## run 1
## datapath
module datapath (clk, writenum, readnum, write, datapath_in, vsel, loada, loadb, loadc, shift, asel, bsel, ALUop, loads, Z_out, datapath_out);
For scale: roughly 970 cells after synthesis, about 180 flip-flops.
Settings: LEC_CHECK=0, ABC_AREA=1, CAP_MARGIN=40, CORE_ASPECT_RATIO=0.5, CORE_MARGIN=2, CORE_UTILIZATION=40, CTS_CLUSTER_DIAMETER=333, CTS_CLUSTER_SIZE=100, PLACE_DENSITY=0.9, SLEW_MARGIN=20, TNS_END_PERCENT=25; clock period 5.5 ns.
run.sh (not shown) runs the stock make flow with config.mk's settings and CLKGATE_MAP_FILE=.
Run 1: no failed stages, no open violations at the end
Inputs modified between run 1 and run 2:
Settings: PLACE_DENSITY: 0.9 -> unset; CORE_ASPECT_RATIO: 0.5 -> unset.
--- outcome ---
- STATUS total power: run 2 loses against run 1
- Run 2 vs run 1 — wire length of the first global-routing pass dropped 1.3%.
- Delta (run 2 minus run 1): via count of the first global-routing pass saw a decrease; end-of-flow core utilization higher; cell depth of the worst flop-to-flop path now sits higher.
- The detail-routed via count per cell in run 2 was lower than what run 1 gave.
- Going from run 1 to run 2, portion of total power attributed to the clock network moved up; die size has decreased; number of well taps rose by 2.0%; total number of vias now sits lower.
For run 3, these inputs were changed with respect to run 2:
Settings: CTS_CLUSTER_SIZE no longer set, was 100; CORE_UTILIZATION now 68, was 40; CTS_CLUSTER_DIAMETER now 367, was 333; TNS_END_PERCENT no longer set, was 25; CAP_MARGIN now 20, was 40; the clock period (ns, I/O delays scaled along) now 3.56, was 5.5.
==> comparison <==
Between run 2 and run 3, number of global-route vias before repair increased. Taking run 2 as the reference point, the number of antenna repair diodes of run 3 rises by 1. From run 2 to run 3 the numbers moved as follows: worst hold slack increased by 0.024 ns relative to the old numbers, total clock sinks closely matched the old numbers. Run 3 drops more vias than run 2. Clock network fraction of total power, run 2 and run 3, higher one = run 3. Number of placed cells counting well taps delta for run 3 relative to run 2: 3.0% lower. What run 2 reported for reported net switching power has to be multiplied by 2.0 to get the figure for run 3. Compared with run 2, in run 3 cell area saw an increase; number of search-and-repair iterations in the first detailed-routing pass up 2.

---

Starting RTL as in the previous note.
## datapath
module datapath (clk, writenum, readnum, write, datapath_in, vsel, loada, loadb, loadc, shift, asel, bsel, ALUop, loads, Z_out, datapath_out);
Settings: LEC_CHECK=0, ABC_AREA=1, CAP_MARGIN=20, CELL_PAD_IN_SITES_DETAIL_PLACEMENT=1, CELL_PAD_IN_SITES_GLOBAL_PLACEMENT=2, CORE_ASPECT_RATIO=0.66, CORE_MARGIN=2, CORE_UTILIZATION=61, GPL_TIMING_DRIVEN=0, MAX_ROUTING_LAYER=met4, PLACE_DENSITY_LB_ADDON=0.12, SLEW_MARGIN=30; clock period 4.8 ns.
The starting point aborted during 3_1_place_gp_skip_io.
Then changed:
Settings changed: ABC_AREA 1 to 0, PLACE_DENSITY_LB_ADDON 0.12 to 0.02.
What happened: The changed run stopped in 3_3_place_gp. Area after synthesis is lower slightly. Die size is lower slightly. Synthesized cell count is lower by a quarter to a third.
Then changed:
Settings changed: ABC_AREA 0 to not set, CELL_PAD_IN_SITES_DETAIL_PLACEMENT 1 to not set, CELL_PAD_IN_SITES_GLOBAL_PLACEMENT 2 to not set, CORE_ASPECT_RATIO 0.66 to not set, CORE_UTILIZATION 61 to 57, GPL_TIMING_DRIVEN 0 to not set, MAX_ROUTING_LAYER met4 to not set, PLACE_DENSITY_LB_ADDON 0.02 to not set, SLEW_MARGIN 30 to 20.
Clock period 4.8 ns to 3.56 ns, I/O delays scaled along.
The new run finished with negative setup slack left; area after synthesis stays the same; die size climbs by a few percent; synthesized cell count does not change.
Then changed:
Settings changed: CORE_UTILIZATION 57 to 40.
Clock period 3.56 ns to 5.29 ns, I/O delays scaled along.
After rerunning: The new run passed the timing, DRC and antenna checks. Setup slack improved by 1.2 ns. Design area goes down by 6.6%. Global-route usage goes down by 11 points. Clock skew goes down by 0.0091 ns. Via count goes down by about 8%. Synthesized area does not change. Synthesized cell count is unchanged. Final cell count goes down by 1.2%. Sequential share of layout area goes up by 3.1 points.
Then changed:
Settings changed: CORE_UTILIZATION 40 to 72, PLACE_DENSITY_LB_ADDON set to 0.25, SETUP_SLACK_MARGIN set to 0.58.
Clock period 5.29 ns to 5.13 ns, I/O delays scaled along.
Result: With this change the flow died in 3_5_place_dp on DPL-0033; die area is lower by 43%; area after synthesis does not change; synthesized cell count stays the same.

---

Setup of red:
The RTL this note starts from:
==> flow/design.v <==
module ALU(Ain,Bin,ALUop,out,Z);
input [15:0] Ain, Bin;
input [1:0] ALUop;
output [15:0] out;
output Z;
assign out = (ALUop == 2'b00) ? (Ain + Bin) : (ALUop == 2'b01) ? (Ain - Bin) : (ALUop == 2'b10) ? (Ain & Bin) : (~Bin) ;
assign Z =  (out == 16'b0000000000000000) ?  1'b1 : 1'b0;
endmodule
module regfile(data_in,writenum,write,readnum,clk,data_out);
input [15:0] data_in;
input [2:0] writenum, readnum;
input write, clk;
output [15:0] data_out;
reg [15:0] R[7:0];  
reg [15:0] data_out;
always_ff @ (posedge clk)
begin 
if (write)  
    R[writenum] <= data_in;   
end  
assign data_out = R[readnum];  
endmodule
module shifter(in,shift,sout);
input [15:0] in;
input [1:0] shift;
output [15:0] sout;
reg [15:0] sout;
always_comb 
begin 
    if (shift == 2'b00)
        sout = in;
    else if (shift == 2'b01)
        sout = in << 1;
    else if (shift == 2'b10)
        sout = in >> 1;
    else if (shift == 2'b11)
    begin
      sout = in >> 1;
      sout[15] = in[15];
    end 
    else 
    sout = 16'bxxxxxxxxxxxxxxxx;
end 
endmodule
module datapath (clk, writenum, readnum, write, datapath_in, vsel, loada, loadb, loadc, shift, asel, bsel, ALUop, loads, Z_out, datapath_out);
input write, clk, loada, loadb, loadc, asel, bsel, loads, vsel;
input [1:0] ALUop, shift;
input [2:0] writenum, readnum;
input [15:0] datapath_in;
output Z_out;
output [15:0] datapath_out;
wire [15:0] data_in;
reg[15:0] aloaded, in;
wire [15:0] Bin, Ain;
reg Z_out;
reg [15:0] datapath_out;
wire [15:0] data_out, sout, out;
wire Z;
assign data_in = vsel ? datapath_in : datapath_out;  
regfile REGFILE(data_in, writenum, write, readnum, clk, data_out);  
always_ff @(posedge clk)  
begin
if (loada == 1) 
begin
 aloaded <= data_out ;
end
end 
always_ff @(posedge clk)  
begin
if (loadb == 1) 
begin
 in <= data_out ;
end
end 
shifter SHIFTER(in,shift,sout);
assign Bin = bsel ? ({11'b0, datapath_in[4:0]}) : sout ;  
assign Ain = asel ? (16'b0000000000000000) : aloaded ;
ALU alu(Ain,Bin,ALUop,out,Z);  
always_ff @(posedge clk)  
begin
if (loads == 1) 
begin
 Z_out <= Z ;
end
end 
always_ff @(posedge clk)  
begin
if (loadc == 1) 
begin
 datapath_out <= out ;
end
end 
endmodule 
Settings: LEC_CHECK=0, ABC_AREA=1, CAP_MARGIN=20, CELL_PAD_IN_SITES_DETAIL_PLACEMENT=1, CELL_PAD_IN_SITES_GLOBAL_PLACEMENT=2, CORE_ASPECT_RATIO=0.66, CORE_MARGIN=2, CORE_UTILIZATION=61, GPL_ROUTABILITY_DRIVEN=0, GPL_TIMING_DRIVEN=0, MAX_ROUTING_LAYER=met4, PLACE_DENSITY_LB_ADDON=0.02, SLEW_MARGIN=20; clock period 4.8 ns.
red: FLW-0024 in 3_1_place_gp_skip_io -> run aborted
Relative to red, the following input files were edited for blue:
# red
export LEC_CHECK = 0
export ABC_AREA = 1
export CAP_MARGIN = 20
export CELL_PAD_IN_SITES_DETAIL_PLACEMENT = 1
export CELL_PAD_IN_SITES_GLOBAL_PLACEMENT = 2
export CORE_ASPECT_RATIO = 0.66
export CORE_MARGIN = 2
export CORE_UTILIZATION = 61
export GPL_ROUTABILITY_DRIVEN = 0
export GPL_TIMING_DRIVEN = 0
export MAX_ROUTING_LAYER = met4
export PLACE_DENSITY_LB_ADDON = 0.02
export SLEW_MARGIN = 20
create_clock -name core_clock -period 4.8 [get_ports {clk}]
# blue
export LEC_CHECK = 0
export ABC_AREA = 1
export CAP_MARGIN = 20
export CORE_MARGIN = 2
export CORE_UTILIZATION = 72
export PLACE_DENSITY = 0.4
export SLEW_MARGIN = 20
export TNS_END_PERCENT = 5
create_clock -name core_clock -period 2.93 [get_ports {clk}]
Notes after the runs:
- No final results exist for blue, since it was stopped by error DPL-0038 during 5_1_grt.
- blue — die width 25% lower, red as reference
- Reported for blue and red, synthesized cell count turned out identical to the last digit.
- blue ends up with lower overall chip area than red does.
- What red reported for die boundary height has to be multiplied by 1.13 to get the figure for blue.
- As far as number of cell instances after yosys synthesis goes, red and blue are indistinguishable; the numbers are identical.
[inputs] green vs blue
# blue
export LEC_CHECK = 0
export ABC_AREA = 1
export CAP_MARGIN = 20
export CORE_MARGIN = 2
export CORE_UTILIZATION = 72
export PLACE_DENSITY = 0.4
export SLEW_MARGIN = 20
export TNS_END_PERCENT = 5
create_clock -name core_clock -period 2.93 [get_ports {clk}]
# green
export LEC_CHECK = 0
export CAP_MARGIN = 20
export CORE_MARGIN = 2
export CORE_UTILIZATION = 58
export SLEW_MARGIN = 20
create_clock -name core_clock -period 2.97 [get_ports {clk}]
--- outcome ---
Against blue, green reports a yosys synthesis chip area that is lower. Delta(share of synthesized area occupied by flip-flops and latches, green - blue) > 0. For the starting utilization of the core area, green came in 15 points lower than blue did. green — area of the die about 20% higher, blue as reference. [flow] green | stages: complete | final checks: fail | reason: negative setup slack. green gives more standard cell area after detailed placement than blue did. For chip height, dividing the value from green by the value from blue gives 1.10. On xor-xnor portion of the synthesized cell area: between blue and green, it ends up lower for blue. Buffer depth of the longest clock path: green vs blue identical. Delta (green minus blue): final HPWL from detailed placement fell 2200 um, count of distinct cell types in the synthesized netlist now sits higher, number of gates given a new drive strength after cts rose 19%.
Edits applied to the flow inputs when going from green to orange:
# green
export LEC_CHECK = 0
export CAP_MARGIN = 20
export CORE_MARGIN = 2
export CORE_UTILIZATION = 58
export SLEW_MARGIN = 20
create_clock -name core_clock -period 2.97 [get_ports {clk}]
# orange
export LEC_CHECK = 0
export CAP_MARGIN = 20
export CORE_MARGIN = 2
export CORE_UTILIZATION = 65
export MAX_ROUTING_LAYER = met4
export SLEW_MARGIN = 20
export TNS_END_PERCENT = 5
create_clock -name core_clock -period 2.97 [get_ports {clk}]
==> results <==
Sort orange and green by static power due to leakage, descending, and green comes first. On count of plain and timing-repair buffers: between orange and green, it ends up higher for green. In the metrics for orange and green, the one carrying the lower met3 track utilization from global routing is green. From green to orange, layout sequential cell count did not move at all. Relative to green, area of the multi-input gates decreased by 3.3% in orange. | switching share of power | orange vs green | 3.2 points higher |. Status orange: flow complete, layout not clean - negative setup slack. orange ends up with a fmax that is 0.036 GHz lower than in green. Between orange and green, it is orange whose post-route standard cell area excluding fillers is lower, by about 3.3%. Vias after detailed routing (green / orange): 0.837. In terms of clock group total power, orange and green differ only marginally. Looking at share of total power in the clock network across orange and green, the one that comes out higher is green.
Power figures rest on the tool's default switching activity, not on a simulated workload.
